$ cat design/flow/config.mk
export PLATFORM = sky130hd
export DESIGN_NAME = uart_pwm_top
export DESIGN_NICKNAME = uart_pwm_top
export VERILOG_FILES = /design/flow/design.v
export SDC_FILE = /design/flow/constraint.sdc
export NUM_CORES = 4
export LEC_CHECK = 0
export ABC_AREA = 1
export CAP_MARGIN = 20
export CORE_ASPECT_RATIO = 1.43
export CORE_MARGIN = 2
export CORE_UTILIZATION = 72
export CTS_CLUSTER_DIAMETER = 118
export CTS_CLUSTER_SIZE = 10
export PLACE_DENSITY = 0.4
export SETUP_SLACK_MARGIN = 1.13
export SLEW_MARGIN = 20
$ cat design/flow/constraint.sdc
create_clock -name core_clock -period 3.79 [get_ports {clk}]
set_input_delay 0.7580 -clock core_clock [delete_from_list [all_inputs] [get_ports {clk}]]
set_output_delay 0.7580 -clock core_clock [all_outputs]
set_load 0.01 [all_outputs]
$ cat design/flow/design.v
module uart_rx #(
    parameter CLOCKS_PER_PULSE = 4 ,  
              BITS_PER_WORD = 8,  
              W_OUT = 24  
) (
    input clk,rst_n,rx,
    output reg m_valid,
    output reg [W_OUT-1:0] m_data 
);
    localparam  IDLE    = 2'b00, 
                START   = 2'b01, 
                DATA    = 2'b10, 
                STOP    = 2'b11;
  	reg [1:0] state; 
    localparam NUM_WORDS = W_OUT / BITS_PER_WORD;
    reg[$clog2(CLOCKS_PER_PULSE)-1:0] c_clocks;
    reg[$clog2(BITS_PER_WORD)-1:0] c_bits;
    reg[$clog2(NUM_WORDS)-1:0] c_words;
    always @(posedge clk or negedge rst_n) begin
        if (!rst_n) begin
            {c_words,c_bits,c_clocks,m_valid,m_data} <= 1'b0;
            state <= IDLE;
        end else begin
            m_valid <= 0;
            case(state)
                IDLE: if(rx == 0)
                    state <= START;
                START: if(c_clocks == CLOCKS_PER_PULSE/2 - 1) begin
                        c_clocks <= 0;
                        state <= DATA;
                    end else begin
                        c_clocks <= c_clocks + 1;
                    end
              DATA:   if(c_clocks == CLOCKS_PER_PULSE-1)begin
                            c_clocks <= 0;
                            m_data <= {rx, m_data[W_OUT-1:1]};  
                            if(c_bits == BITS_PER_WORD-1) begin
                                c_bits <= 0;
                                state <= STOP;  
                                if(c_words == NUM_WORDS - 1) begin
                                    m_valid <= 1;  
                                    c_words <= 0;  
                                end else c_words <= c_words + 1;  
                            end else c_bits <= c_bits + 1;  
                        end else c_clocks <= c_clocks + 1;  
                STOP: if(c_clocks == CLOCKS_PER_PULSE - 1) begin
                        c_clocks <= 0;
                        state <= IDLE;  
                    end else c_clocks <= c_clocks + 1;
            endcase
        end
    end        
endmodule
module pwm_9ch #(
    parameter RESOLUTION = 16
)(
    input  wire                 clk,
    input  wire                 rst_n,
    input  wire [RESOLUTION-1:0] duty0,
    input  wire [RESOLUTION-1:0] duty1,
    input  wire [RESOLUTION-1:0] duty2,
    input  wire [RESOLUTION-1:0] duty3,
    input  wire [RESOLUTION-1:0] duty4,
    input  wire [RESOLUTION-1:0] duty5,
    input  wire [RESOLUTION-1:0] duty6,
    input  wire [RESOLUTION-1:0] duty7,
    input  wire [RESOLUTION-1:0] duty8,
    output reg  [8:0]           pwm_out
);
    reg [RESOLUTION-1:0] counter;
    always @(posedge clk or negedge rst_n) begin
        if (!rst_n)
            counter <= {RESOLUTION{1'b0}};
        else
            counter <= counter + 1;
    end
    always @(posedge clk or negedge rst_n) begin
        if (!rst_n) begin
            pwm_out <= 9'b0;
        end else begin
            pwm_out[0] <= (counter < duty0);
            pwm_out[1] <= (counter < duty1);
            pwm_out[2] <= (counter < duty2);
            pwm_out[3] <= (counter < duty3);
            pwm_out[4] <= (counter < duty4);
            pwm_out[5] <= (counter < duty5);
            pwm_out[6] <= (counter < duty6);
            pwm_out[7] <= (counter < duty7);
            pwm_out[8] <= (counter < duty8);
        end
    end
endmodule
module sev_seg_decorder(
    input [3:0] digit,
    output reg [6:0] seg
);
    always @(*)begin
        case(digit)
           4'd0: seg  = 7'b1000000;  
            4'd1: seg  = 7'b1111001;  
            4'd2: seg  = 7'b0100100;  
            4'd3: seg  = 7'b0110000;  
            4'd4: seg  = 7'b0011001;  
            4'd5: seg  = 7'b0010010;  
            4'd6: seg  = 7'b0000010;  
            4'd7: seg  = 7'b1111000;  
            4'd8: seg  = 7'b0000000;  
            4'd9: seg  = 7'b0010000;  
            4'd10: seg = 7'b0001000;  
            4'd11: seg = 7'b0000011;  
            4'd12: seg = 7'b1000110;  
            4'd13: seg = 7'b0100001;  
            4'd14: seg = 7'b0000110;  
            4'd15: seg = 7'b0001110;  
            default: seg = 7'b0111111;  
        endcase 
        end
endmodule
module uart_pwm_data_store #(
    parameter WIDTH = 16,
    parameter CHANNELS = 9
)(
    input  wire              clk,
    input  wire              rst_n,
    input  wire              rx_valid,
    input  wire [WIDTH-1:0]  rx_data,
    output reg  [3:0]        pkt_count,
    output reg [WIDTH-1:0] duty0,
    output reg [WIDTH-1:0] duty1,
    output reg [WIDTH-1:0] duty2,
    output reg [WIDTH-1:0] duty3,
    output reg [WIDTH-1:0] duty4,
    output reg [WIDTH-1:0] duty5,
    output reg [WIDTH-1:0] duty6,
    output reg [WIDTH-1:0] duty7,
    output reg [WIDTH-1:0] duty8
);
    reg [WIDTH-1:0] duty_reg [0:CHANNELS-1];
    integer k;
    always @(posedge clk or negedge rst_n) begin
        if (!rst_n) begin
            pkt_count <= 4'd0;
            for (k = 0; k < CHANNELS; k = k + 1)
                duty_reg[k] <= {WIDTH{1'b0}};
            duty0 <= 0; duty1 <= 0; duty2 <= 0;
            duty3 <= 0; duty4 <= 0; duty5 <= 0;
            duty6 <= 0; duty7 <= 0; duty8 <= 0;
        end else if (rx_valid) begin
            duty_reg[pkt_count] <= rx_data;
            duty0 <= duty_reg[0];
            duty1 <= duty_reg[1];
            duty2 <= duty_reg[2];
            duty3 <= duty_reg[3];
            duty4 <= duty_reg[4];
            duty5 <= duty_reg[5];
            duty6 <= duty_reg[6];
            duty7 <= duty_reg[7];
            duty8 <= duty_reg[8];
            if (pkt_count == CHANNELS-1)
                pkt_count <= 4'd0;
            else
                pkt_count <= pkt_count + 1;
        end
    end
endmodule
module uart_pwm_top (
    input  wire        clk,         
    input  wire        rst_n,       
    input  wire        uart_rx,     
    output wire [8:0]  pwm_out,     
    output wire [6:0] seg0,
    output wire [6:0] seg1,
    output wire [6:0] seg2,
    output wire [6:0] seg3,
    output wire [3:0] pkt_count
);
    wire        rx_valid;
    wire [15:0] rx_data;
    uart_rx #(.CLOCKS_PER_PULSE(434),  
              .BITS_PER_WORD(8), 
              .W_OUT(16) 
    ) uart_rx_inst (
        .clk(clk),
        .rst_n(rst_n),
        .rx(uart_rx),
        .m_data(rx_data),
        .m_valid(rx_valid)
    );
    wire [15:0] duty0, duty1, duty2, duty3, duty4, duty5, duty6, duty7, duty8;
    uart_pwm_data_store #(
        .WIDTH(16),
        .CHANNELS(9)
    ) data_store_inst (
        .clk(clk),
        .rst_n(rst_n),
        .rx_valid(rx_valid),
        .rx_data(rx_data),
        .pkt_count(pkt_count),
        .duty0(duty0), .duty1(duty1), .duty2(duty2),
        .duty3(duty3), .duty4(duty4), .duty5(duty5),
        .duty6(duty6), .duty7(duty7), .duty8(duty8)
    );
    pwm_9ch #(
        .RESOLUTION(16)
    ) pwm_inst (
        .clk(clk),
        .rst_n(rst_n),
        .duty0(duty0),
        .duty1(duty1),
        .duty2(duty2),
        .duty3(duty3),
        .duty4(duty4),
        .duty5(duty5),
        .duty6(duty6),
        .duty7(duty7),
        .duty8(duty8),
        .pwm_out(pwm_out)
    );
    wire [3:0] digit0 = rx_data[3:0];     
    wire [3:0] digit1 = rx_data[7:4];
    wire [3:0] digit2 = rx_data[11:8];
    wire [3:0] digit3 = rx_data[15:12];   
    sev_seg_decorder seg_inst0 (.digit(digit0), .seg(seg0));
    sev_seg_decorder seg_inst1 (.digit(digit1), .seg(seg1));
    sev_seg_decorder seg_inst2 (.digit(digit2), .seg(seg2));
    sev_seg_decorder seg_inst3 (.digit(digit3), .seg(seg3));
endmodule
$ cat design/flow/run.sh
#!/bin/bash
# the make line also repeats each setting of config.mk as NAME=value (left out here)
make -C /OpenROAD-flow-scripts/flow DESIGN_CONFIG=/design/flow/config.mk WORK_HOME=/design/flow/orfs CLKGATE_MAP_FILE= finish
==> flow_summary.ini, run 1 <==
; generated from flow reports
[run_status]
status = timing/DRC/antenna clean

[floorplanning]
core_um2 = 23500
die_area_um2 = 25200
io_pins = 44
rows = 67
die_w_um = 133
die_h_um = 189
initCoreUtil_pct = 73.5

[clock_tree]
htree_levels = 2
cts_tree = built
max-clock-path-buffers = 3
cts_root_buffer = clkbuf_16
cts_sinks = 351
insertion_delay_ns = 0.54
numCtsBuffers = 41
clkTransAtPathRegs_ns = 0.05

[drt]
diodes = 0
dr.pass1.iters = 6
avgRoutedWirePerCell_um = 18.6
vias = 14000
drt_iter0_drc = 1231
ant_nets = 0
finalWirelength_mm = 44.3
drc = 0
avgViaCountPerCell = 5.89

[logic_synthesis]
top_cells_by_count = 572 x nand2_1, 350 x dfrtp_1, 320 x o21ai_0
yosys_warnings = 5
edf_count = 0
ys_cells = 1984
synth_nets = 2156
adder_share_pct = 12.3
ys_top_cells_by_area = dfrtp_1 51%, nand2_1 12%, ha_1 12%
ys_seq_share_pct = 50.9
synth-simple-area-share_pct = 16.1
ys_area_um2 = 17300
mux_share_pct = 0
synth-main-ff-cell = dfrtp_1
postSynth.asyncResetShare_pct = 100
ys_seq_elements = 351
ys_sh_xor_pct = 0.812
ys_sh_aoi_pct = 12.5
synth_top_area_share_pct = 50.8
synth_area_per_cell_um2 = 8.70
syn_area_um2 = 17300
synth.largest_area_cell = dfrtp_1
netlist_instances = 1984
synth_top_cell_by_count = nand2_1
logic_family = simple AND/OR/NAND/NOR gates
synth.distinct_cells = 27

[setup_path]
r2r_start = uart_rx_inst.c_clocks[1]
worstSetupEndpoint = seg0[5]
start_kind = register
cp.arrival_ns = 1.98
cp.depth = 8
r2r_end = uart_rx_inst.m_data[2]
cpMostUsedCell = nand2_2
setup.worst_path.start = uart_rx_inst.m_data[0]
cpLargestDelayFamily = buffers and inverters
cp_num_buf_inv = 3
critical_path.cell_chain = buf_4, buf_6, ha_4, nand2_2, nand2_2, nor2_1, a21oi_1, buf_2
r2r_cells = 9
critPathCaptureType = output pin
crit_slowest_cell = dfrtp_1
required_ns = 3.03
ff2ff_setup_slack_ns = 1.55
criticalPathCategory = reg -> out
crit_path_max_fanout = 3
cpPeakStageDelay_ns = 0.40

[final_timing]
fin_tns_setup_ns = 0
setup_violations = 0
rsz0062_at_grt = yes
min_period_ns = 2.74
timing.final.max_slew_violations = 0
worst_slew_pin_slew_ns = 0.866
max_freq_mhz = 365
period_used_pct = 72.2
finClkSkew_ns = 0.0165
slew-limit-headroom_pct = 42.3
hold_viol_final = 0

[place]
post-dp-hpwl_mm = 26.6
io_buffer_count = 43
place.gp.congestion = 0.872

[cells_and_area]
areaGrowthSynthToFinish_pct = 13.9
final_util_pct = 83.7
final_net_count = 2230

[power_and_ir_drop]
pwr-share-seq_pct = 51.4
combinationalPower_mw = 0.0878
sw_frac_of_total_pct = 20.7
power_leader = registers
p_switching_mw = 1.51
power.leakage_nw = 9.55
combPwrFrac_pct = 1.2
powerDensity_nw_per_um2 = 372
seq-power_mw = 3.75
fin_total_pwr_mw = 7.30
power.share.clock_pct = 47.4
p_clk_mw = 3.46
vdd_drop_max_uv = 343
p_int_mw = 5.79

[global_route]
overflow = 0
grt_max_degree = 109
antenna_found_initial = 0
met1_usage_pct = 47.5
grt_pass1_wl_mm = 69.5
grtUsageTotal_pct = 35.2
busiest_layer = met2
grt_use_met2_pct = 57.4
grt_pass1_vias = 13800
groute.layer.met3.usage_pct = 5.22

[flow_run]
warnings = 57
maxCapViolCount = 0

[worst_hold_path]
holdCritPathClass = in -> async
==> layer usage <==
layer	vias up	wire (um)
met3	126	3270
met1	6783	17700
met5	-	0
met4	0	1940
met2	596	21300
li1	6504	-
==> what timing repair did <==
item / in CTS / in global routing
setup endpoints to repair: 28 / 28
buffers inserted: 43 / 11
hold buffers: 0 / 0
pin swaps: 4 / 25
resized: 105 / 93
==> through the flow <==
stage          hold WS [ns]  cells  instance area (um2)  setup WS (ns)
2_1_floorplan         0.442   1984                17300           1.60
3_3_place_gp          0.461   2271                17900           1.11
3_5_place_dp          0.465   2271                17900          0.993
4_1_cts               0.333   2368                19400          0.985
5_1_grt               0.366   2379                19700          0.993
6_report              0.277   2379                19700           1.05
==> area by class of cell <==
type	count	area (um2)
clock buffers	52	1110
fillers	1386	3820
flip-flops and latches	351	8810
clock inverters	2	17.5
multi-input cells	1315	7430
repair buffers	118	973
inverters	231	927
well taps	310	388
==> run 2: changes to the inputs <==
- CTS_CLUSTER_DIAMETER: 118 -> 340
- PLACE_DENSITY: 0.4 -> default
- PLACE_DENSITY_LB_ADDON: default -> 0.12
==> run 2 against run 1 <==
Sequential share of layout area grew 0.62 points; critical path type unchanged; synthesized area is the same; die size is the same; still clean on timing, DRC and antenna.
==> flow_summary.ini, run 2 <==
; generated from flow reports
[run_status]
status = timing/DRC/antenna clean

[logic_synthesis]
mux_share_pct = 0
synth_top_area_share_pct = 50.8
synth_area_per_cell_um2 = 8.70
synth.distinct_cells = 27
ys_area_um2 = 17300
ys_seq_elements = 351
netlist_instances = 1984
ys_sh_xor_pct = 0.812
postSynth.asyncResetShare_pct = 100
synth.largest_area_cell = dfrtp_1
synth_nets = 2156
top_cells_by_count = 572 x nand2_1, 350 x dfrtp_1, 320 x o21ai_0
ys_top_cells_by_area = dfrtp_1 51%, nand2_1 12%, ha_1 12%
logic_family = simple AND/OR/NAND/NOR gates
ys_sh_aoi_pct = 12.5
synth-main-ff-cell = dfrtp_1
ys_seq_share_pct = 50.9
edf_count = 0
yosys_warnings = 5
adder_share_pct = 12.3
synth_top_cell_by_count = nand2_1
ys_cells = 1984
synth-simple-area-share_pct = 16.1
syn_area_um2 = 17300

[cells_and_area]
final_net_count = 2220
regArea_um2 = 8810
areaGrowthSynthToFinish_pct = 12.3
comb_area_um2 = 7260
fillCellCount = 1398

[drt]
dr.pass1.iters = 5
ant_nets = 0
finalWirelength_mm = 42.9
vias = 13900
drt_iter0_drc = 1070
avgViaCountPerCell = 5.87
drc = 0
avgRoutedWirePerCell_um = 18.1

[final_timing]
max_freq_mhz = 370
worst_slew_pin_slew_ns = 0.815
timing.final.max_slew_violations = 0
rsz0062_at_grt = yes
fin_tns_setup_ns = 0
setup_violations = 0
finClkSkew_ns = 0.0165
period_used_pct = 71.3
hold_viol_final = 0
min_period_ns = 2.70
slew-limit-headroom_pct = 45.6

[floorplanning]
io_pins = 44
die_w_um = 133
initCoreUtil_pct = 73.5
rows = 67
core_um2 = 23500
die_h_um = 189
die_area_um2 = 25200

[setup_path]
crit_slowest_cell = dfrtp_2
cp.arrival_ns = 1.94
start_kind = register
critPathCaptureType = output pin
cpPeakStageDelay_ns = 0.40
cp_num_buf_inv = 3
critical_path.cell_chain = clkinvlp_4, buf_4, ha_1, nand2_2, nand2_1, nand2_1, nand2_1, clkdlybuf4s15_2
setup.worst_path.start = uart_rx_inst.m_data[0]
cpMostUsedCell = nand2_1
r2r_end = data_store_inst.duty_reg[8][5]
crit_path_max_fanout = 5
cp.depth = 8
criticalPathCategory = reg -> out
cpLargestDelayFamily = buffers and inverters
worstSetupEndpoint = seg0[3]
ff2ff_setup_slack_ns = 1.41
r2r_start = uart_rx_inst.m_valid
required_ns = 3.03
r2r_cells = 4

[power_and_ir_drop]
powerDensity_nw_per_um2 = 376
combPwrFrac_pct = 1.2
sw_frac_of_total_pct = 20.7
power_leader = registers
p_switching_mw = 1.51
power.share.clock_pct = 47.4
p_int_mw = 5.78
fin_total_pwr_mw = 7.29
seq-power_mw = 3.75
pwr-share-seq_pct = 51.4
combinationalPower_mw = 0.0842
p_clk_mw = 3.46
vdd_drop_max_uv = 360
power.leakage_nw = 9.48

[clock_tree]
htree_levels = 2
cts_root_buffer = clkbuf_16
clkTransAtPathRegs_ns = 0.06
cts_tree = built
insertion_delay_ns = 0.53
cts_sinks = 351
numCtsBuffers = 41
max-clock-path-buffers = 3
hold_buffers = 0

[place]
place.gp.congestion = 0.854
io_buffer_count = 43
post-dp-hpwl_mm = 26.0

[global_route]
grt_pass1_vias = 14000
overflow = 0
grt_pass1_wl_mm = 67.9
grt_max_degree = 132
antenna_found_initial = 1
grtUsageTotal_pct = 34.0

[flow_run]
maxCapViolCount = 0
warnings = 56

[worst_hold_path]
holdCritPathClass = in -> async
==> run 2: final cells by class <==
class	instances	area share, %
repair buffers	108	4.54
flip-flops and latches	351	45.4
well taps	310	2.00
diodes	1	0.0129
clock buffers	50	5.69
inverters	231	4.80
multi-input cells	1315	37.4
clock inverters	2	0.0904
==> run 2: metal layers <==
| metal | global-route usage (%) | vias up | part of all wire (%) |
|---|---|---|---|
| met2 | 59.0 | 508 | 50 |
| met1 | 41.8 | 6773 | 39 |
| met5 | 0 | - | 0 |
| li1 | - | 6478 | - |
| met3 | 4.87 | 139 | 5.8 |
| met4 | 16.8 | 0 | 4.8 |
==> run 2: metrics by stage <==
stage / utilization (%) / hold WS [ns] / cells / setup slack, ns / cell area (um2)
floorplan: - / 0.442 / 1984 / 1.60 / 17300
finish: 82.6 / 0.220 / 2368 / 1.09 / 19400
CTS: 82.1 / 0.253 / 2357 / 1.00 / 19300
global route: 82.6 / 0.291 / 2367 / 0.988 / 19400
global placement: 75.9 / 0.460 / 2265 / 1.09 / 17800
detailed placement: 75.9 / 0.461 / 2265 / 0.999 / 17800
==> run 2: what timing repair did <==
item                                    CTS  global route
pin swaps                                 1             5
gates resized                            88            50
setup buffers                            40            10
endpoints found under the setup margin   28            41
==> run 3: changes to the inputs <==
- ABC_AREA: 1 -> 0
- CELL_PAD_IN_SITES_GLOBAL_PLACEMENT: default -> 0
- CORE_ASPECT_RATIO: 1.43 -> 1.55
- CORE_UTILIZATION: 72 -> 39
- CTS_CLUSTER_DIAMETER: 340 -> default
- CTS_CLUSTER_SIZE: 10 -> default
- MAX_ROUTING_LAYER: default -> met4
- PLACE_DENSITY: default -> 0.78
- PLACE_DENSITY_LB_ADDON: 0.12 -> default
- SETUP_SLACK_MARGIN: 1.13 -> 1.79
- TNS_END_PERCENT: default -> 60
- clock period: 3.79 -> 6.82 ns (I/O delays scaled with it)
==> run 3 against run 2 <==
Flip-flop count did not move; synthesized cell count fell by 19%; critical path depth fell by 3; wire length fell by 7.8%; critical path type unchanged; largest power group unchanged; highest routed layer unchanged.
==> flow_summary.ini, run 3 <==
; generated from flow reports
[drt]
ant_nets = 0
vias = 11800
finalWirelength_mm = 39.5
avgRoutedWirePerCell_um = 17.7
avgViaCountPerCell = 5.29
diodes = 0
dr.pass1.iters = 5
drc = 0
drt_iter0_drc = 773

[worst_hold_path]
min_from = data_store_inst.duty_reg[6][8]
min_path_cells = 2
holdCritPathClass = reg -> reg
min_to = data_store_inst.duty6[8]

[logic_synthesis]
ys_seq_elements = 351
synth-simple-area-share_pct = 9.07
ys_seq_share_pct = 50.3
netlist_instances = 1615
synth.distinct_cells = 53
ys_sh_aoi_pct = 10.6
synth.largest_area_cell = dfrtp_1
yosys_warnings = 5
synth_area_per_cell_um2 = 10.8
ys_top_cells_by_area = dfrtp_1 50%, ha_1 12%, mux2_2 7.0%
logic_family = adder cells
top_cells_by_count = 350 x dfrtp_1, 191 x nand2_1, 187 x o21ai_0
edf_count = 0
synth_nets = 1787
ys_cells = 1615
syn_area_um2 = 17500
ys_area_um2 = 17500
synth-main-ff-cell = dfrtp_1
postSynth.asyncResetShare_pct = 100
mux_share_pct = 10.8
ys_sh_xor_pct = 1.10
synth_top_cell_by_count = dfrtp_1
adder_share_pct = 12.1
synth_top_area_share_pct = 50.2

[clock_tree]
max-clock-path-buffers = 3
cts_resized = 0
cts_tree = built
numCtsBuffers = 29
cts_root_buffer = clkbuf_16
insertion_delay_ns = 0.57
clkTransAtPathRegs_ns = 0.07
hold_buffers = 0
cts_sinks = 351
htree_levels = 1
postCtsSetupBuffers = 0

[floorplanning]
core_um2 = 44200
die_h_um = 267
rows = 96
initCoreUtil_pct = 39.5
die_area_um2 = 46500
die_w_um = 174
io_pins = 44

[flow_run]
warnings = 57
maxCapViolCount = 0

[setup_path]
r2r_start = pwm_inst.counter[1]
r2r_end = pwm_inst.pwm_out[0]
critPathCaptureType = output pin
critical_path.cell_chain = inv_1, ha_1, inv_1, mux4_2, clkdlybuf4s50_1
criticalPathCategory = reg -> out
r2r_cells = 4
cpLargestDelayFamily = buffers and inverters
start_kind = register
cp.depth = 5
cpPeakStageDelay_ns = 0.74
crit_path_max_fanout = 14
worstSetupEndpoint = seg3[3]
required_ns = 5.46
setup.worst_path.start = uart_rx_inst.m_data[12]
crit_slowest_cell = dfrtp_1
cp_num_buf_inv = 3
cp.arrival_ns = 2.95
cpMostUsedCell = inv_1
ff2ff_setup_slack_ns = 3.86

[power_and_ir_drop]
pwr-share-seq_pct = 54.1
sw_frac_of_total_pct = 20.7
p_switching_mw = 0.797
power.leakage_nw = 9.23
vdd_drop_max_uv = 188
seq-power_mw = 2.08
combPwrFrac_pct = 1.1
p_int_mw = 3.05
power_leader = registers
p_clk_mw = 1.72
powerDensity_nw_per_um2 = 199
combinationalPower_mw = 0.0420
power.share.clock_pct = 44.8

[global_route]
grtUsageTotal_pct = 17.8
grt_pass1_vias = 12200
grt_pass1_wl_mm = 64.3
antenna_found_initial = 0
busiest_layer = met2
overflow = 0
grt_max_degree = 162
grt_use_met2_pct = 31.0
groute.layer.met3.usage_pct = 1.70
met1_usage_pct = 20.3

[final_timing]
rsz0062_at_grt = no
period_used_pct = 63.3
setup_ws_ns = 2.50
max_freq_mhz = 232
finClkSkew_ns = 0.0133
min_period_ns = 4.32
hold_viol_final = 0
slew-limit-headroom_pct = 20.2
setup_violations = 0
worst_slew_pin_slew_ns = 1.18
timing.final.max_slew_violations = 0
fin_tns_setup_ns = 0

[cells_and_area]
areaGrowthSynthToFinish_pct = 10.8
instances_no_fill = 2234
final_net_count = 1796

[place]
preCtsSetupSlack_ns = 3.13
post-dp-hpwl_mm = 26.7
dp.cells = 2180
io_buffer_count = 43
place.gp.congestion = 0.854

[run_status]
status = timing/DRC/antenna clean
==> run 3: area by class of cell <==
class | count | area, um2
Timing Repair Buffer | 52 | 523
Fill cell | 4097 | 24900
Multi-Input combinational cell | 1009 | 7630
Tap cell | 588 | 736
Sequential cell | 351 | 8790
Clock inverter | 13 | 155
Inverter | 181 | 679
Clock buffer | 40 | 827
==> run 3: layer usage <==
metal / part of all wire, % / wire (um)
met1: 40 / 15600
met4: 5.0 / 1970
met5: 0 / 0
met3: 4.1 / 1630
met2: 51 / 20300
==> run 3: stage by stage <==
step           hold slack, ns  cell area [um2]  utilization (%)  power, mW
6_report                0.477            19300             43.8       3.84
2_1_floorplan           0.438            17500                -       2.12
4_1_cts                 0.481            19300             43.7       3.88
5_1_grt                 0.506            19300             43.8       3.96
3_5_place_dp            0.467            18300             41.5       2.17
3_3_place_gp            0.458            18300             41.5       2.17
==> run 4: changes to the inputs <==
- ABC_AREA: 0 -> default
- CELL_PAD_IN_SITES_GLOBAL_PLACEMENT: 0 -> default
- CORE_ASPECT_RATIO: 1.55 -> default
- CORE_UTILIZATION: 39 -> 58
- MAX_ROUTING_LAYER: met4 -> default
- PLACE_DENSITY: 0.78 -> default
- SETUP_SLACK_MARGIN: 1.79 -> default
- TNS_END_PERCENT: 60 -> default
- clock period: 6.82 -> 6.87 ns (I/O delays scaled with it)
==> run 4 against run 3 <==
Still clean; critical path depth unchanged; critical endpoint is now seg2[3]; flip-flop count is the same; largest cell class unchanged; via count is 2.6% lower.
==> flow_summary.ini, run 4 <==
; generated from flow reports
[logic_synthesis]
top_cells_by_count = 350 x dfrtp_1, 191 x nand2_1, 187 x o21ai_0
synth_area_per_cell_um2 = 10.8
ys_top_cells_by_area = dfrtp_1 50%, ha_1 12%, mux2_2 7.0%
syn_area_um2 = 17500
logic_family = adder cells
synth-simple-area-share_pct = 9.07
synth_nets = 1787
synth.largest_area_cell = dfrtp_1
netlist_instances = 1615
ys_seq_share_pct = 50.3
ys_sh_xor_pct = 1.10
postSynth.asyncResetShare_pct = 100
ys_cells = 1615
edf_count = 0
adder_share_pct = 12.1
synth_top_area_share_pct = 50.2
synth_top_cell_by_count = dfrtp_1
synth-main-ff-cell = dfrtp_1
ys_area_um2 = 17500
ys_sh_aoi_pct = 10.6
synth.distinct_cells = 53
yosys_warnings = 5
ys_seq_elements = 351
mux_share_pct = 10.8

[cells_and_area]
instances_no_fill = 2049
final_net_count = 1808
comb_area_um2 = 7630
areaGrowthSynthToFinish_pct = 10.9
regArea_um2 = 8790
fillCellCount = 2410
final_area_um2 = 19400

[setup_path]
critical_path.cell_chain = inv_1, ha_1, inv_1, mux4_2, clkdlybuf4s50_1
cp.arrival_ns = 2.88
ff2ff_setup_slack_ns = 4.04
cpLargestDelayFamily = buffers and inverters
r2r_cells = 3
r2r_end = data_store_inst.duty2[0]
required_ns = 5.50
critPathCaptureType = output pin
r2r_start = uart_rx_inst.m_valid
start_kind = register
worstSetupEndpoint = seg2[3]
crit_path_max_fanout = 14
cpPeakStageDelay_ns = 0.65
setup.worst_path.start = uart_rx_inst.m_data[8]
cp_num_buf_inv = 3
crit_slowest_cell = dfrtp_1
cp.depth = 5
cpMostUsedCell = inv_1
criticalPathCategory = reg -> out

[global_route]
grtUsageTotal_pct = 27.0
overflow = 0
busiest_layer = met2
grt_pass1_wl_mm = 65.0
grt_max_degree = 132
met1_usage_pct = 37.0
groute.layer.met3.usage_pct = 3.26
grt_pass1_vias = 11600
antenna_found_initial = 0
grt_use_met2_pct = 45.6

[clock_tree]
postCtsSetupBuffers = 0
clkTransAtPathRegs_ns = 0.06
numCtsBuffers = 39
cts_resized = 0
insertion_delay_ns = 0.53
max-clock-path-buffers = 3
cts_sinks = 351
cts_tree = built
hold_buffers = 0
cts_root_buffer = clkbuf_16
htree_levels = 2

[final_timing]
holdWs_ns = 0.472
timing.final.max_slew_violations = 0
max_freq_mhz = 235
finClkSkew_ns = 0.0152
min_period_ns = 4.25
period_used_pct = 61.9
worst_slew_pin_slew_ns = 0.943
setup_violations = 0
slew-limit-headroom_pct = 35.5
hold_viol_final = 0
rsz0062_at_grt = no
fin_tns_setup_ns = 0

[floorplanning]
die_w_um = 178
io_pins = 44
rows = 63
core_um2 = 29600
die_h_um = 178
die_area_um2 = 31500
initCoreUtil_pct = 58.9

[power_and_ir_drop]
combPwrFrac_pct = 1.0
vdd_drop_max_uv = 185
sw_frac_of_total_pct = 20.6
p_clk_mw = 2.01
seq-power_mw = 2.07
powerDensity_nw_per_um2 = 213
combinationalPower_mw = 0.0429
power.leakage_nw = 9.37
p_switching_mw = 0.850
pwr-share-seq_pct = 50.2
power.share.clock_pct = 48.8
p_int_mw = 3.27
power_leader = registers

[drt]
vias = 11500
drt_iter0_drc = 676
diodes = 0
dr.pass1.iters = 5
avgViaCountPerCell = 5.62
finalWirelength_mm = 40.5
ant_nets = 0
drc = 0
avgRoutedWirePerCell_um = 19.7

[worst_hold_path]
min_path_cells = 2
holdCritPathClass = reg -> reg
min_from = data_store_inst.duty_reg[2][8]
min_to = data_store_inst.duty2[8]

[flow_run]
maxCapViolCount = 0
warnings = 59

[place]
placed_cell_area_um2 = 18100
io_buffer_count = 43
place.gp.congestion = 0.830
post-dp-hpwl_mm = 27.0
dp.cells = 1985

[run_status]
status = timing/DRC/antenna clean
==> run 4: layout make-up <==
class / count / share of cell area, %
Tap cell: 390 / 2.52
Multi-Input combinational cell: 1009 / 39.4
Sequential cell: 351 / 45.4
Inverter: 181 / 3.51
Clock inverter: 9 / 0.407
Clock buffer: 55 / 5.93
Timing Repair Buffer: 54 / 2.81
==> run 4: metrics by stage <==
step | utilization, % | setup WS (ns) | total power, mW
finish | 65.3 | 2.62 | 4.12
global route | 65.3 | 2.52 | 4.26
CTS | 65.3 | 2.65 | 4.16
detailed placement | 61.2 | 3.21 | 2.15
global placement | 61.2 | 3.26 | 2.15
floorplan | - | 4.20 | 2.11
==> run 4: metal layers <==
metal / wire [um] / up-vias / part of all wire, %
met5: 0 / - / 0
met4: 967 / 0 / 2.4
met3: 1300 / 58 / 3.2
met2: 19400 / 208 / 48
met1: 18800 / 5708 / 46
li1: - / 5533 / -
==> run 5: changes to the inputs <==
- CORE_UTILIZATION: 58 -> 72
- CTS_CLUSTER_SIZE: default -> 14
- PLACE_DENSITY_LB_ADDON: default -> 0.24
- clock period: 6.87 -> 16.6 ns (I/O delays scaled with it)
==> run 5 against run 4 <==
Clock-buffer cell count shrank 5; cell count shrank 3.7%; synthesized cell count is the same; sequential power shrank 59%.
==> flow_summary.ini, run 5 <==
; generated from flow reports
[place]
preCtsSetupSlack_ns = 11.04
io_buffer_count = 43
placed_cell_area_um2 = 18000
post-dp-hpwl_mm = 25.3
place.gp.congestion = 0.850
dp.cells = 1911

[clock_tree]
hold_buffers = 0
cts_root_buffer = clkbuf_16
max-clock-path-buffers = 3
insertion_delay_ns = 0.52
numCtsBuffers = 36
postCtsSetupBuffers = 0
cts_resized = 0
cts_sinks = 351
clkTransAtPathRegs_ns = 0.06
cts_tree = built
htree_levels = 2

[power_and_ir_drop]
combinationalPower_mw = 0.0171
pwr-share-seq_pct = 49.3
power_leader = clock
powerDensity_nw_per_um2 = 90.1
combPwrFrac_pct = 1.0
seq-power_mw = 0.856
fin_total_pwr_mw = 1.74
sw_frac_of_total_pct = 20.2
vdd_drop_max_uv = 71.1
p_clk_mw = 0.864
power.leakage_nw = 9.36
p_switching_mw = 0.350
power.share.clock_pct = 49.7
p_int_mw = 1.39

[run_status]
status = timing/DRC/antenna clean

[worst_hold_path]
min_from = data_store_inst.duty_reg[3][14]
holdCritPathClass = reg -> reg
min_to = data_store_inst.duty3[14]
min_path_cells = 2

[logic_synthesis]
top_cells_by_count = 350 x dfrtp_1, 191 x nand2_1, 187 x o21ai_0
edf_count = 0
ys_top_cells_by_area = dfrtp_1 50%, ha_1 12%, mux2_2 7.0%
synth-main-ff-cell = dfrtp_1
synth_area_per_cell_um2 = 10.8
postSynth.asyncResetShare_pct = 100
synth_top_cell_by_count = dfrtp_1
syn_area_um2 = 17500
ys_cells = 1615
logic_family = adder cells
ys_seq_elements = 351
synth.largest_area_cell = dfrtp_1
synth_nets = 1787
adder_share_pct = 12.1
synth-simple-area-share_pct = 9.07
synth.distinct_cells = 53
ys_seq_share_pct = 50.3
ys_area_um2 = 17500
yosys_warnings = 5
synth_top_area_share_pct = 50.2
ys_sh_aoi_pct = 10.6
netlist_instances = 1615
mux_share_pct = 10.8
ys_sh_xor_pct = 1.10

[global_route]
grt_pass1_wl_mm = 66.6
grt_pass1_vias = 12600
overflow = 0
grt_max_degree = 169
grtUsageTotal_pct = 33.0
antenna_found_initial = 0

[cells_and_area]
regArea_um2 = 8790
final_area_um2 = 19300
comb_area_um2 = 7630
areaGrowthSynthToFinish_pct = 10.3
fillCellCount = 1368
final_net_count = 1802
final_util_pct = 81.6
instances_no_fill = 1974

[floorplanning]
die_w_um = 160
rows = 56
core_um2 = 23600
initCoreUtil_pct = 73.9
io_pins = 44
die_area_um2 = 25500
die_h_um = 160

[setup_path]
cpPeakStageDelay_ns = 0.68
cpMostUsedCell = inv_1
cp.arrival_ns = 2.82
setup.worst_path.start = uart_rx_inst.m_data[12]
criticalPathCategory = reg -> out
r2r_start = uart_rx_inst.m_valid
cp.depth = 5
crit_slowest_cell = dfrtp_1
cp_num_buf_inv = 3
critical_path.cell_chain = inv_1, ha_1, inv_1, mux4_2, clkdlybuf4s50_1
worstSetupEndpoint = seg3[3]
r2r_cells = 4
r2r_end = data_store_inst.duty_reg[2][11]
crit_path_max_fanout = 14
critPathCaptureType = output pin
ff2ff_setup_slack_ns = 13.79
start_kind = register
required_ns = 13.28
cpLargestDelayFamily = buffers and inverters

[final_timing]
hold_viol_final = 0
finClkSkew_ns = 0.0159
slew-limit-headroom_pct = 24.4
period_used_pct = 37.0
setup_violations = 0
min_period_ns = 6.14
setup_ws_ns = 10.46
max_freq_mhz = 163
timing.final.max_slew_violations = 0
fin_tns_setup_ns = 0
rsz0062_at_grt = no
holdWs_ns = 0.478
worst_slew_pin_slew_ns = 1.13

[drt]
drc = 0
ant_nets = 0
avgRoutedWirePerCell_um = 20.5
avgViaCountPerCell = 6.16
diodes = 0
dr.pass1.iters = 5
drt_iter0_drc = 1121
finalWirelength_mm = 40.4
vias = 12200

[flow_run]
maxCapViolCount = 0
warnings = 55
==> run 5: final cells by class <==
| cell class | count | area share (%) |
|---|---|---|
| Sequential cell | 351 | 45.6 |
| Multi-Input combinational cell | 1009 | 39.6 |
| Clock buffer | 50 | 5.37 |
| Inverter | 181 | 3.53 |
| Timing Repair Buffer | 51 | 2.64 |
| Tap cell | 319 | 2.07 |
| Clock inverter | 13 | 1.17 |
==> run 5: per-layer routing <==
metal	global-route usage, %	vias to the layer above	part of all wire, %
li1	-	5530	-
met1	46.4	6101	43
met2	53.2	441	48
met3	5.30	95	6.6
met4	11.3	0	2.9
met5	0	-	0
==> run 6: changes to the inputs <==
- CORE_ASPECT_RATIO: default -> 1.69
- CORE_UTILIZATION: 72 -> 40
- CTS_CLUSTER_DIAMETER: default -> 386
- CTS_CLUSTER_SIZE: 14 -> 23
- PLACE_DENSITY_LB_ADDON: 0.24 -> 0.09
- SETUP_SLACK_MARGIN: default -> -1.79
- clock period: 16.6 -> 20.0 ns (I/O delays scaled with it)
==> run 6 against run 5 <==
Register-to-register slack improved by 3.2 ns; worst setup slack better by 2.7 ns; via count fell by 7.5%; critical endpoint is now seg0[3].
==> flow_summary.ini, run 6 <==
; generated from flow reports
[run_status]
status = timing/DRC/antenna clean

[floorplanning]
core_um2 = 43100
rows = 99
initCoreUtil_pct = 40.5
die_w_um = 165
io_pins = 44
die_area_um2 = 45400
die_h_um = 276

[cells_and_area]
final_area_um2 = 18900
areaGrowthSynthToFinish_pct = 8.11
final_net_count = 1788

[logic_synthesis]
logic_family = adder cells
synth-main-ff-cell = dfrtp_1
ys_seq_share_pct = 50.3
ys_seq_elements = 351
edf_count = 0
synth_top_cell_by_count = dfrtp_1
mux_share_pct = 10.8
synth_top_area_share_pct = 50.2
ys_sh_xor_pct = 1.10
netlist_instances = 1615
synth-simple-area-share_pct = 9.07
synth.distinct_cells = 53
postSynth.asyncResetShare_pct = 100
yosys_warnings = 5
ys_sh_aoi_pct = 10.6
adder_share_pct = 12.1
synth_area_per_cell_um2 = 10.8
syn_area_um2 = 17500
ys_top_cells_by_area = dfrtp_1 50%, ha_1 12%, mux2_2 7.0%
ys_area_um2 = 17500
synth.largest_area_cell = dfrtp_1
top_cells_by_count = 350 x dfrtp_1, 191 x nand2_1, 187 x o21ai_0
synth_nets = 1787
ys_cells = 1615

[power_and_ir_drop]
combPwrFrac_pct = 1.3
pwr-share-seq_pct = 62.4
p_int_mw = 0.890
seq-power_mw = 0.709
sw_frac_of_total_pct = 21.7
powerDensity_nw_per_um2 = 60.2
vdd_drop_max_uv = 56.3
p_switching_mw = 0.247
p_clk_mw = 0.412
power.leakage_nw = 9.03
power.share.clock_pct = 36.3
combinationalPower_mw = 0.0153
power_leader = registers

[final_timing]
finClkSkew_ns = 0.0187
worst_slew_pin_slew_ns = 1.03
period_used_pct = 34.4
hold_viol_final = 0
rsz0062_at_grt = no
fin_tns_setup_ns = 0
slew-limit-headroom_pct = 31.1
setup_violations = 0
max_freq_mhz = 145
setup_ws_ns = 13.12
timing.final.max_slew_violations = 0
min_period_ns = 6.88

[clock_tree]
cts_sinks = 351
cts_resized = 0
insertion_delay_ns = 0.53
cts_root_buffer = clkbuf_16
hold_buffers = 0
clkTransAtPathRegs_ns = 0.09
max-clock-path-buffers = 3
postCtsSetupBuffers = 0
numCtsBuffers = 19
htree_levels = 1
cts_tree = built

[global_route]
grt_pass1_wl_mm = 66.9
antenna_found_initial = 0
overflow = 0
grt_pass1_vias = 11600
grt_max_degree = 229
grtUsageTotal_pct = 19.2

[place]
preCtsSetupSlack_ns = 13.25
io_buffer_count = 43
placed_cell_area_um2 = 18300
post-dp-hpwl_mm = 27.6
place.gp.congestion = 0.757

[drt]
finalWirelength_mm = 41.5
dr.pass1.iters = 4
drt_iter0_drc = 438
avgRoutedWirePerCell_um = 19.1
diodes = 0
avgViaCountPerCell = 5.17
drc = 0
ant_nets = 0
vias = 11300

[setup_path]
cpMostUsedCell = inv_1
cpLargestDelayFamily = buffers and inverters
cpPeakStageDelay_ns = 0.72
ff2ff_setup_slack_ns = 16.96
r2r_end = pwm_inst.pwm_out[3]
critical_path.cell_chain = inv_1, ha_1, inv_1, mux4_2, clkdlybuf4s50_1
cp_num_buf_inv = 3
setup.worst_path.start = uart_rx_inst.m_data[0]
required_ns = 16.00
worstSetupEndpoint = seg0[3]
r2r_start = pwm_inst.counter[1]
crit_slowest_cell = dfrtp_1
r2r_cells = 4
crit_path_max_fanout = 13
cp.depth = 5
cp.arrival_ns = 2.88
criticalPathCategory = reg -> out
start_kind = register
critPathCaptureType = output pin

[flow_run]
maxCapViolCount = 0
warnings = 57

[worst_hold_path]
min_from = uart_rx_inst.c_words
holdCritPathClass = reg -> reg
min_to = uart_rx_inst.c_words
min_path_cells = 1
## run 6: metal layers
metal | track usage (%) | up-vias | wire length, um
li1 | - | 5478 | -
met4 | 3.64 | 0 | 546
met5 | 0 | - | 0
met2 | 35.2 | 91 | 21500
met3 | 1.67 | 31 | 770
met1 | 24.7 | 5656 | 18700
## run 6: area by class of cell
type,instances,area (um2)
Clock inverter,1,20.0
Clock buffer,26,502
Fill cell,4178,24200
Inverter,181,679
Timing Repair Buffer,54,561
Tap cell,555,694
Multi-Input combinational cell,1009,7630
Sequential cell,351,8790
## run 6: stage by stage
stage	util, %	total power [mW]	hold WS (ns)	cells
final	43.8	1.14	0.477	2177
after global routing	43.8	1.18	0.506	2177
after CTS	43.7	1.16	0.478	2175
after detailed placement	42.5	0.739	0.461	2148
after global placement	42.5	0.739	0.456	2148
after floorplan	-	0.723	0.438	1615
==> run 7: changes to the inputs <==
- ABC_AREA: default -> 1
- CAP_MARGIN: 20 -> 0
- CORE_ASPECT_RATIO: 1.69 -> default
- CORE_UTILIZATION: 40 -> 72
- CTS_CLUSTER_DIAMETER: 386 -> 170
- CTS_CLUSTER_SIZE: 23 -> 15
- PLACE_DENSITY_LB_ADDON: 0.09 -> 0.15
- SETUP_SLACK_MARGIN: -1.79 -> 1.12
- clock period: 20.0 -> 3.79 ns (I/O delays scaled with it)
==> run 7 against run 6 <==
Die size shrank 44%; clock skew grew 0.0046 ns; non-clock buffer count grew 65; wire length grew 6.8%; register-to-register slack lost 16 ns; combinational power grew to 5.5 times the previous value; clock power grew to 6.3 times the previous value; largest power group unchanged; clock-buffer cell count grew 12; critical path depth grew 3.
==> flow_summary.ini, run 7 <==
; generated from flow reports
[setup_path]
critPathCaptureType = output pin
setup.worst_path.start = uart_rx_inst.m_data[12]
required_ns = 3.03
worstSetupEndpoint = seg3[0]
crit_path_max_fanout = 4
start_kind = register
ff2ff_setup_slack_ns = 1.30
criticalPathCategory = reg -> out
crit_slowest_cell = dfrtp_2
cp.depth = 8
r2r_start = uart_rx_inst.m_valid
cp_num_buf_inv = 3
r2r_cells = 4
cp.arrival_ns = 2.09
cpPeakStageDelay_ns = 0.41
critical_path.cell_chain = clkinvlp_4, buf_4, ha_1, nand2_1, o21ai_0, o21ai_1, nand2_1, dlygate4sd2_1
r2r_end = data_store_inst.duty_reg[8][5]
cpLargestDelayFamily = buffers and inverters
cpMostUsedCell = nand2_1

[power_and_ir_drop]
power_leader = registers
powerDensity_nw_per_um2 = 333
p_int_mw = 5.06
pwr-share-seq_pct = 58.1
sw_frac_of_total_pct = 21.4
combinationalPower_mw = 0.0844
combPwrFrac_pct = 1.3
seq-power_mw = 3.74
power.share.clock_pct = 40.5
p_switching_mw = 1.37
vdd_drop_max_uv = 421
power.leakage_nw = 9.39
p_clk_mw = 2.61

[logic_synthesis]
ys_sh_aoi_pct = 12.5
syn_area_um2 = 17300
ys_cells = 1984
top_cells_by_count = 572 x nand2_1, 350 x dfrtp_1, 320 x o21ai_0
netlist_instances = 1984
ys_top_cells_by_area = dfrtp_1 51%, nand2_1 12%, ha_1 12%
ys_sh_xor_pct = 0.812
synth_area_per_cell_um2 = 8.70
synth.distinct_cells = 27
synth-simple-area-share_pct = 16.1
synth_top_area_share_pct = 50.8
synth_top_cell_by_count = nand2_1
logic_family = simple AND/OR/NAND/NOR gates
synth.largest_area_cell = dfrtp_1
edf_count = 0
postSynth.asyncResetShare_pct = 100
ys_seq_elements = 351
synth_nets = 2156
adder_share_pct = 12.3
ys_area_um2 = 17300
yosys_warnings = 5
ys_seq_share_pct = 50.9
synth-main-ff-cell = dfrtp_1
mux_share_pct = 0

[drt]
finalWirelength_mm = 44.4
ant_nets = 0
avgRoutedWirePerCell_um = 18.7
dr.pass1.iters = 6
vias = 14100
avgViaCountPerCell = 5.95
drt_iter0_drc = 1256
drc = 0
diodes = 0

[final_timing]
min_period_ns = 2.85
timing.final.max_slew_violations = 0
fin_tns_setup_ns = 0
rsz0062_at_grt = yes
finClkSkew_ns = 0.0233
max_freq_mhz = 351
slew-limit-headroom_pct = 30.7
setup_violations = 0
setup_ws_ns = 0.941
worst_slew_pin_slew_ns = 1.04
hold_viol_final = 0
period_used_pct = 75.2

[global_route]
grt_pass1_wl_mm = 70.1
antenna_found_initial = 0
grt_pass1_vias = 14100
grtUsageTotal_pct = 34.4
overflow = 0
grt_max_degree = 146

[clock_tree]
insertion_delay_ns = 0.57
cts_sinks = 351
numCtsBuffers = 27
max-clock-path-buffers = 3
htree_levels = 1
hold_buffers = 0
clkTransAtPathRegs_ns = 0.07
cts_root_buffer = clkbuf_16
cts_tree = built

[cells_and_area]
final_util_pct = 82.4
fillCellCount = 1363
final_net_count = 2217
areaGrowthSynthToFinish_pct = 12.1

[place]
preCtsSetupSlack_ns = 1.04
io_buffer_count = 43
place.gp.congestion = 0.879
post-dp-hpwl_mm = 26.7

[floorplanning]
die_area_um2 = 25200
die_w_um = 159
initCoreUtil_pct = 73.5
io_pins = 44
rows = 56
core_um2 = 23500
die_h_um = 159

[flow_run]
warnings = 57
maxCapViolCount = 0

[run_status]
status = timing/DRC/antenna clean

[worst_hold_path]
holdCritPathClass = in -> async
-- run 7: metal layers --
| layer | wire, um | GRT usage [%] |
|---|---|---|
| met1 | 17400 | 45.3 |
| met2 | 21700 | 57.2 |
| met3 | 3300 | 4.52 |
| met4 | 2020 | 16.3 |
| met5 | 0 | 0 |
-- run 7: layout make-up --
type	count	area, um2	area share (%)
clock inverter	2	20.0	0.103
sequential	351	8810	45.5
tap	319	399	2.06
timing repair buffer	119	985	5.09
clock buffer	38	717	3.71
multi-input combinational	1315	7480	38.7
inverter	231	931	4.81
-- run 7: metrics by stage --
step / cell area, um2 / hold WS (ns) / instances / total power, mW
2_1_floorplan: 17300 / 0.442 / 1984 / 3.82
3_3_place_gp: 17900 / 0.458 / 2273 / 3.90
3_5_place_dp: 17900 / 0.460 / 2273 / 3.91
4_1_cts: 19000 / 0.236 / 2362 / 6.45
5_1_grt: 19300 / 0.269 / 2375 / 6.61
6_report: 19300 / 0.210 / 2375 / 6.44
-- run 7: what timing repair did --
| item | 4_1_cts | 5_1_grt |
|---|---|---|
| endpoints found under the setup margin | 28 | 45 |
| endpoints found under the hold margin | 0 | 0 |
| resized | 129 | 90 |
| setup buffers | 49 | 13 |
| pin swaps | 8 | 22 |
==> run 8: changes to the inputs <==
- CELL_PAD_IN_SITES_GLOBAL_PLACEMENT: default -> 0
- CORE_ASPECT_RATIO: default -> 1.2
- CTS_CLUSTER_DIAMETER: 170 -> default
- CTS_CLUSTER_SIZE: 15 -> 82
- MAX_ROUTING_LAYER: default -> met4
- PLACE_DENSITY_LB_ADDON: 0.15 -> 0.06
- SETUP_SLACK_MARGIN: 1.12 -> 1.09
- TNS_END_PERCENT: default -> 60
==> run 8 against run 7 <==
Clock power grew about 30%; wire length shrank 7.8%; die size is essentially flat; cell count is essentially flat; clock skew shrank 0.011 ns; core utilization shrank 0.67 points; worst setup slack lost 0.011 ns; synthesized cell count is the same; still clean on timing, DRC and antenna; non-clock buffer count shrank 22; critical path depth shrank 1; cell area grew 0.31%.
==> flow_summary.ini, run 8 <==
; generated from flow reports
[setup_path]
start_kind = register
required_ns = 3.03
critical_path.cell_chain = clkinvlp_4, ha_1, nand2_1, o21ai_0, o21ai_1, nand2_1, dlygate4sd2_1
worstSetupEndpoint = seg0[0]
cpLargestDelayFamily = buffers and inverters
cpMostUsedCell = nand2_1
criticalPathCategory = reg -> out
r2r_cells = 5
crit_path_max_fanout = 4
ff2ff_setup_slack_ns = 1.24
r2r_start = uart_rx_inst.m_valid
critPathCaptureType = output pin
r2r_end = data_store_inst.pkt_count[3]
crit_slowest_cell = dfrtp_1
setup.worst_path.start = uart_rx_inst.m_data[0]
cp.depth = 7
cp_num_buf_inv = 2
cpPeakStageDelay_ns = 0.40
cp.arrival_ns = 2.10

[logic_synthesis]
mux_share_pct = 0
synth_area_per_cell_um2 = 8.70
ys_cells = 1984
synth_top_area_share_pct = 50.8
ys_top_cells_by_area = dfrtp_1 51%, nand2_1 12%, ha_1 12%
ys_area_um2 = 17300
syn_area_um2 = 17300
synth_top_cell_by_count = nand2_1
ys_seq_share_pct = 50.9
netlist_instances = 1984
ys_sh_xor_pct = 0.812
top_cells_by_count = 572 x nand2_1, 350 x dfrtp_1, 320 x o21ai_0
ys_sh_aoi_pct = 12.5
synth-simple-area-share_pct = 16.1
adder_share_pct = 12.3
synth.distinct_cells = 27
synth.largest_area_cell = dfrtp_1
ys_seq_elements = 351
edf_count = 0
postSynth.asyncResetShare_pct = 100
synth-main-ff-cell = dfrtp_1
yosys_warnings = 5
logic_family = simple AND/OR/NAND/NOR gates
synth_nets = 2156

[drt]
avgRoutedWirePerCell_um = 17.2
vias = 13700
ant_nets = 0
finalWirelength_mm = 40.9
dr.pass1.iters = 5
diodes = 0
drt_iter0_drc = 1007
drc = 0
avgViaCountPerCell = 5.76

[floorplanning]
rows = 62
core_um2 = 23700
die_h_um = 174
io_pins = 44
initCoreUtil_pct = 72.7
die_w_um = 145
die_area_um2 = 25200

[global_route]
met1_usage_pct = 45.2
antenna_found_initial = 0
busiest_layer = met2
grtUsageTotal_pct = 34.0
groute.layer.met3.usage_pct = 4.24
grt_max_degree = 111
grt_pass1_vias = 13600
grt_pass1_wl_mm = 67.4
grt_use_met2_pct = 54.7
overflow = 0

[cells_and_area]
final_util_pct = 81.7
final_area_um2 = 19400
areaGrowthSynthToFinish_pct = 12.5
final_net_count = 2204

[clock_tree]
numCtsBuffers = 36
cts_root_buffer = clkbuf_16
hold_buffers = 0
htree_levels = 2
cts_sinks = 351
clkTransAtPathRegs_ns = 0.06
max-clock-path-buffers = 3
cts_tree = built
insertion_delay_ns = 0.51

[final_timing]
period_used_pct = 75.5
fin_tns_setup_ns = 0
worst_slew_pin_slew_ns = 1.10
hold_viol_final = 0
min_period_ns = 2.86
setup_violations = 0
finClkSkew_ns = 0.0125
timing.final.max_slew_violations = 0
slew-limit-headroom_pct = 26.5
rsz0062_at_grt = yes
max_freq_mhz = 350

[worst_hold_path]
holdCritPathClass = in -> async

[power_and_ir_drop]
vdd_drop_max_uv = 326
fin_total_pwr_mw = 7.22
power.leakage_nw = 9.64
combPwrFrac_pct = 1.1
powerDensity_nw_per_um2 = 372
sw_frac_of_total_pct = 20.2
p_int_mw = 5.77
seq-power_mw = 3.75
p_switching_mw = 1.46
p_clk_mw = 3.39
pwr-share-seq_pct = 51.9
power_leader = registers
power.share.clock_pct = 47.0
combinationalPower_mw = 0.0825

[flow_run]
maxCapViolCount = 0
warnings = 55

[place]
place.gp.congestion = 0.853
placed_cell_area_um2 = 17800
io_buffer_count = 43
post-dp-hpwl_mm = 25.5

[run_status]
status = timing/DRC/antenna clean
-- run 8: through the flow --
stage / setup WS (ns) / hold WS, ns / instances
finish: 0.930 / 0.205 / 2373
global route: 0.865 / 0.232 / 2373
CTS: 0.869 / 0.219 / 2367
detailed placement: 1.00 / 0.463 / 2273
global placement: 1.09 / 0.461 / 2273
floorplan: 1.60 / 0.442 / 1984
-- run 8: cell type report --
cell class	count	area, um2
repair buffers	97	887
inverters	231	927
fillers	1482	4330
flip-flops and latches	351	8800
multi-input cells	1315	7270
clock buffers	56	1080
clock inverters	3	40.0
well taps	320	400
-- run 8: repair_timing --
item,in CTS,in global routing
endpoints found under the setup margin,28,28
buffers inserted,35,6
gates resized,56,30
pin swaps,0,1
-- run 8: metal layers --
metal	share of wire, %	vias up
met3	6.4	119
met1	41	6619
met5	0	-
met2	49	464
met4	3.5	0
li1	-	6457
==> run 9: changes to the inputs <==
- CELL_PAD_IN_SITES_GLOBAL_PLACEMENT: 0 -> default
- CORE_ASPECT_RATIO: 1.2 -> default
- CTS_CLUSTER_DIAMETER: default -> 187
- CTS_CLUSTER_SIZE: 82 -> 15
- GPL_ROUTABILITY_DRIVEN: default -> 0
- MAX_ROUTING_LAYER: met4 -> default
- SETUP_SLACK_MARGIN: 1.09 -> 1.12
- TNS_END_PERCENT: 60 -> default
==> run 9 against run 8 <==
Core utilization decreased by 1.1 points; worst hold slack gained 0.046 ns; cell count is 1.2% lower; global-route usage decreased by 2.0 points; cell area decreased by 2.4%; clock skew down 0.0011 ns; die size barely moved; combinational power hardly changed; sequential share of layout area grew 1.1 points; largest power group unchanged.
==> flow_summary.ini, run 9 <==
; generated from flow reports
[logic_synthesis]
synth_top_area_share_pct = 50.8
postSynth.asyncResetShare_pct = 100
edf_count = 0
yosys_warnings = 5
syn_area_um2 = 17300
synth_top_cell_by_count = nand2_1
synth.largest_area_cell = dfrtp_1
ys_sh_aoi_pct = 12.5
ys_cells = 1984
synth_area_per_cell_um2 = 8.70
mux_share_pct = 0
ys_seq_elements = 351
synth-simple-area-share_pct = 16.1
synth.distinct_cells = 27
ys_seq_share_pct = 50.9
ys_top_cells_by_area = dfrtp_1 51%, nand2_1 12%, ha_1 12%
synth_nets = 2156
adder_share_pct = 12.3
logic_family = simple AND/OR/NAND/NOR gates
ys_sh_xor_pct = 0.812
ys_area_um2 = 17300
top_cells_by_count = 572 x nand2_1, 350 x dfrtp_1, 320 x o21ai_0
netlist_instances = 1984
synth-main-ff-cell = dfrtp_1

[drt]
drt_iter0_drc = 1133
ant_nets = 0
dr.pass1.iters = 7
drc = 0
avgViaCountPerCell = 5.71
finalWirelength_mm = 39.7
avgRoutedWirePerCell_um = 16.9
vias = 13400
diodes = 0

[power_and_ir_drop]
power_leader = registers
fin_total_pwr_mw = 6.34
powerDensity_nw_per_um2 = 335
combinationalPower_mw = 0.0826
p_clk_mw = 2.52
pwr-share-seq_pct = 59.0
p_int_mw = 5.02
seq-power_mw = 3.74
power.leakage_nw = 9.24
power.share.clock_pct = 39.7
p_switching_mw = 1.33
vdd_drop_max_uv = 414
sw_frac_of_total_pct = 20.9
combPwrFrac_pct = 1.3

[cells_and_area]
final_net_count = 2198
areaGrowthSynthToFinish_pct = 9.76
final_area_um2 = 18900
fillCellCount = 1479

[clock_tree]
max-clock-path-buffers = 3
hold_buffers = 0
numCtsBuffers = 27
cts_root_buffer = clkbuf_16
clkTransAtPathRegs_ns = 0.07
insertion_delay_ns = 0.54
cts_sinks = 351
cts_tree = built
htree_levels = 1

[setup_path]
crit_path_max_fanout = 4
ff2ff_setup_slack_ns = 1.47
criticalPathCategory = reg -> out
cp.depth = 7
r2r_end = data_store_inst.pkt_count[3]
crit_slowest_cell = dfrtp_2
r2r_start = uart_rx_inst.m_valid
setup.worst_path.start = uart_rx_inst.m_data[0]
required_ns = 3.03
cp.arrival_ns = 1.99
critical_path.cell_chain = buf_4, ha_2, inv_1, o21ai_0, o21ai_1, nand2_1, dlygate4sd2_1
start_kind = register
critPathCaptureType = output pin
worstSetupEndpoint = seg0[0]
cpPeakStageDelay_ns = 0.43
r2r_cells = 5
cpLargestDelayFamily = buffers and inverters
cp_num_buf_inv = 3

[final_timing]
fin_tns_setup_ns = 0
hold_viol_final = 0
timing.final.max_slew_violations = 0
min_period_ns = 2.75
period_used_pct = 72.5
max_freq_mhz = 364
finClkSkew_ns = 0.0115
slew-limit-headroom_pct = 26.4
worst_slew_pin_slew_ns = 1.10
rsz0062_at_grt = yes
setup_ws_ns = 1.04
setup_violations = 0

[flow_run]
warnings = 57
maxCapViolCount = 0

[floorplanning]
core_um2 = 23500
rows = 56
initCoreUtil_pct = 73.5
die_area_um2 = 25200
io_pins = 44
die_h_um = 159
die_w_um = 159

[global_route]
grt_pass1_wl_mm = 65.8
grt_max_degree = 227
grtUsageTotal_pct = 32.0
overflow = 0
antenna_found_initial = 0
grt_pass1_vias = 13200

[place]
preCtsSetupSlack_ns = 0.968
placed_cell_area_um2 = 17800
io_buffer_count = 43
post-dp-hpwl_mm = 25.7

[run_status]
status = timing/DRC/antenna clean

[worst_hold_path]
holdCritPathClass = in -> async
[run 9: per-stage QoR]
stage               cells  util (%)  hold WS [ns]
floorplan            1984         -         0.442
global placement     2272      76.0         0.456
detailed placement   2272      76.0         0.461
CTS                  2340      80.4         0.305
global route         2345      80.7         0.319
finish               2345      80.7         0.252
[run 9: final cells by class]
| type | count | area [um2] | area share (%) |
|---|---|---|---|
| flip-flops and latches | 351 | 8810 | 46.5 |
| multi-input cells | 1315 | 7310 | 38.6 |
| inverters | 231 | 927 | 4.90 |
| repair buffers | 100 | 805 | 4.25 |
| clock buffers | 28 | 679 | 3.59 |
| well taps | 319 | 399 | 2.11 |
| clock inverters | 1 | 11.3 | 0.0595 |
[run 9: what timing repair did]
action | in CTS | in global routing
setup buffers | 39 | 5
setup endpoints to repair | 28 | 27
pin swaps | 1 | 8
resized | 100 | 61
[run 9: per-layer routing]
metal  share of wire [%]  up-vias  GRT usage (%)
met5                   0        -              0
met4                 2.5        0           9.38
met3                 6.6       71           4.26
met2                  48      459           52.2
met1                  43     6444           45.6
li1                    -     6419              -
==> run 10: changes to the inputs <==
- ABC_AREA: 1 -> default
- CAP_MARGIN: 0 -> 20
- CORE_UTILIZATION: 72 -> 40
- CTS_CLUSTER_DIAMETER: 187 -> default
- CTS_CLUSTER_SIZE: 15 -> default
- GPL_ROUTABILITY_DRIVEN: 0 -> default
- PLACE_DENSITY_LB_ADDON: 0.06 -> default
- SETUP_SLACK_MARGIN: 1.12 -> default
- clock period: 3.79 -> 20.0 ns (I/O delays scaled with it)
==> run 10 against run 9 <==
Still clean on timing, DRC and antenna; first-iteration DRC count shrank 48%; flip-flop count is the same; clock power shrank 73%; clock skew grew 0.0032 ns; worst setup slack gained 12 ns; core utilization shrank 35 points; worst hold slack gained 0.22 ns; via count shrank 14%; sequential power shrank 81%; synthesized area grew 1.2%.
==> flow_summary.ini, run 10 <==
; generated from flow reports
[run_status]
status = timing/DRC/antenna clean

[logic_synthesis]
synth.distinct_cells = 53
yosys_warnings = 5
ys_cells = 1615
ys_seq_share_pct = 50.3
synth_top_area_share_pct = 50.2
ys_sh_aoi_pct = 10.6
top_cells_by_count = 350 x dfrtp_1, 191 x nand2_1, 187 x o21ai_0
postSynth.asyncResetShare_pct = 100
synth-main-ff-cell = dfrtp_1
synth_top_cell_by_count = dfrtp_1
ys_seq_elements = 351
netlist_instances = 1615
mux_share_pct = 10.8
ys_top_cells_by_area = dfrtp_1 50%, ha_1 12%, mux2_2 7.0%
syn_area_um2 = 17500
synth.largest_area_cell = dfrtp_1
logic_family = adder cells
ys_sh_xor_pct = 1.10
ys_area_um2 = 17500
adder_share_pct = 12.1
synth_nets = 1787
edf_count = 0
synth_area_per_cell_um2 = 10.8
synth-simple-area-share_pct = 9.07

[clock_tree]
cts_tree = built
cts_sinks = 351
clkTransAtPathRegs_ns = 0.06
postCtsSetupBuffers = 0
max-clock-path-buffers = 3
hold_buffers = 0
htree_levels = 2
numCtsBuffers = 39
cts_root_buffer = clkbuf_16
cts_resized = 0
insertion_delay_ns = 0.54

[final_timing]
max_freq_mhz = 147
slew-limit-headroom_pct = 24.6
period_used_pct = 33.9
setup_violations = 0
hold_viol_final = 0
fin_tns_setup_ns = 0
rsz0062_at_grt = no
worst_slew_pin_slew_ns = 1.13
finClkSkew_ns = 0.0147
min_period_ns = 6.79
timing.final.max_slew_violations = 0
holdWs_ns = 0.470

[setup_path]
ff2ff_setup_slack_ns = 17.34
critPathCaptureType = output pin
crit_path_max_fanout = 15
cpMostUsedCell = inv_1
critical_path.cell_chain = inv_1, ha_1, inv_1, mux4_2, clkdlybuf4s50_1
required_ns = 16.00
start_kind = register
crit_slowest_cell = dfrtp_1
r2r_start = pwm_inst.counter[1]
setup.worst_path.start = uart_rx_inst.m_data[1]
r2r_cells = 4
worstSetupEndpoint = seg0[3]
cpPeakStageDelay_ns = 0.70
criticalPathCategory = reg -> out
cpLargestDelayFamily = buffers and inverters
cp.depth = 5
cp.arrival_ns = 2.79
r2r_end = pwm_inst.pwm_out[0]
cp_num_buf_inv = 3

[flow_run]
maxCapViolCount = 0
warnings = 55

[power_and_ir_drop]
p_int_mw = 1.11
sw_frac_of_total_pct = 21.2
power.share.clock_pct = 48.4
pwr-share-seq_pct = 50.6
vdd_drop_max_uv = 47.8
seq-power_mw = 0.710
p_clk_mw = 0.679
power_leader = registers
combinationalPower_mw = 0.0147
p_switching_mw = 0.297
powerDensity_nw_per_um2 = 71.7
power.leakage_nw = 9.35
combPwrFrac_pct = 1.0

[cells_and_area]
final_util_pct = 45.4
final_net_count = 1806
areaGrowthSynthToFinish_pct = 12.1
fillCellCount = 3966

[worst_hold_path]
holdCritPathClass = reg -> reg
min_path_cells = 1
min_to = uart_rx_inst.c_words
min_from = uart_rx_inst.c_words

[global_route]
antenna_found_initial = 0
grtUsageTotal_pct = 18.4
grt_pass1_vias = 11900
overflow = 0
grt_pass1_wl_mm = 65.0
grt_max_degree = 154

[drt]
drt_iter0_drc = 588
ant_nets = 0
finalWirelength_mm = 40.0
drc = 0
avgRoutedWirePerCell_um = 17.8
avgViaCountPerCell = 5.11
diodes = 0
dr.pass1.iters = 5
vias = 11500

[floorplanning]
initCoreUtil_pct = 40.5
io_pins = 44
die_w_um = 213
die_area_um2 = 45300
rows = 76
die_h_um = 213
core_um2 = 43100

[place]
place.gp.congestion = 0.808
post-dp-hpwl_mm = 26.3
io_buffer_count = 43
run 10: layer usage:
metal,vias to the layer above,part of all wire [%],track usage (%)
li1,5548,-,-
met1,5706,49,26.5
met2,178,45,28.5
met3,55,3.3,2.66
met4,0,2.7,6.20
met5,-,0,0
run 10: cell type report:
class	instances	area [um2]	share of cell area, %
clock buffers	60	1140	5.85
clock inverters	10	67.6	0.345
well taps	585	732	3.74
flip-flops and latches	351	8790	44.9
inverters	181	679	3.47
multi-input cells	1009	7630	39.0
repair buffers	52	527	2.69
run 10: stage by stage:
stage	setup slack [ns]	cells	power (mW)	cell area, um2
after floorplan	14.70	1615	0.723	17500
after global placement	13.84	2177	0.739	18300
after detailed placement	13.78	2178	0.739	18400
after CTS	13.20	2248	1.42	19600
after global routing	13.03	2248	1.46	19600
final	13.21	2248	1.40	19600
Power is estimated from default activity; no workload was simulated.
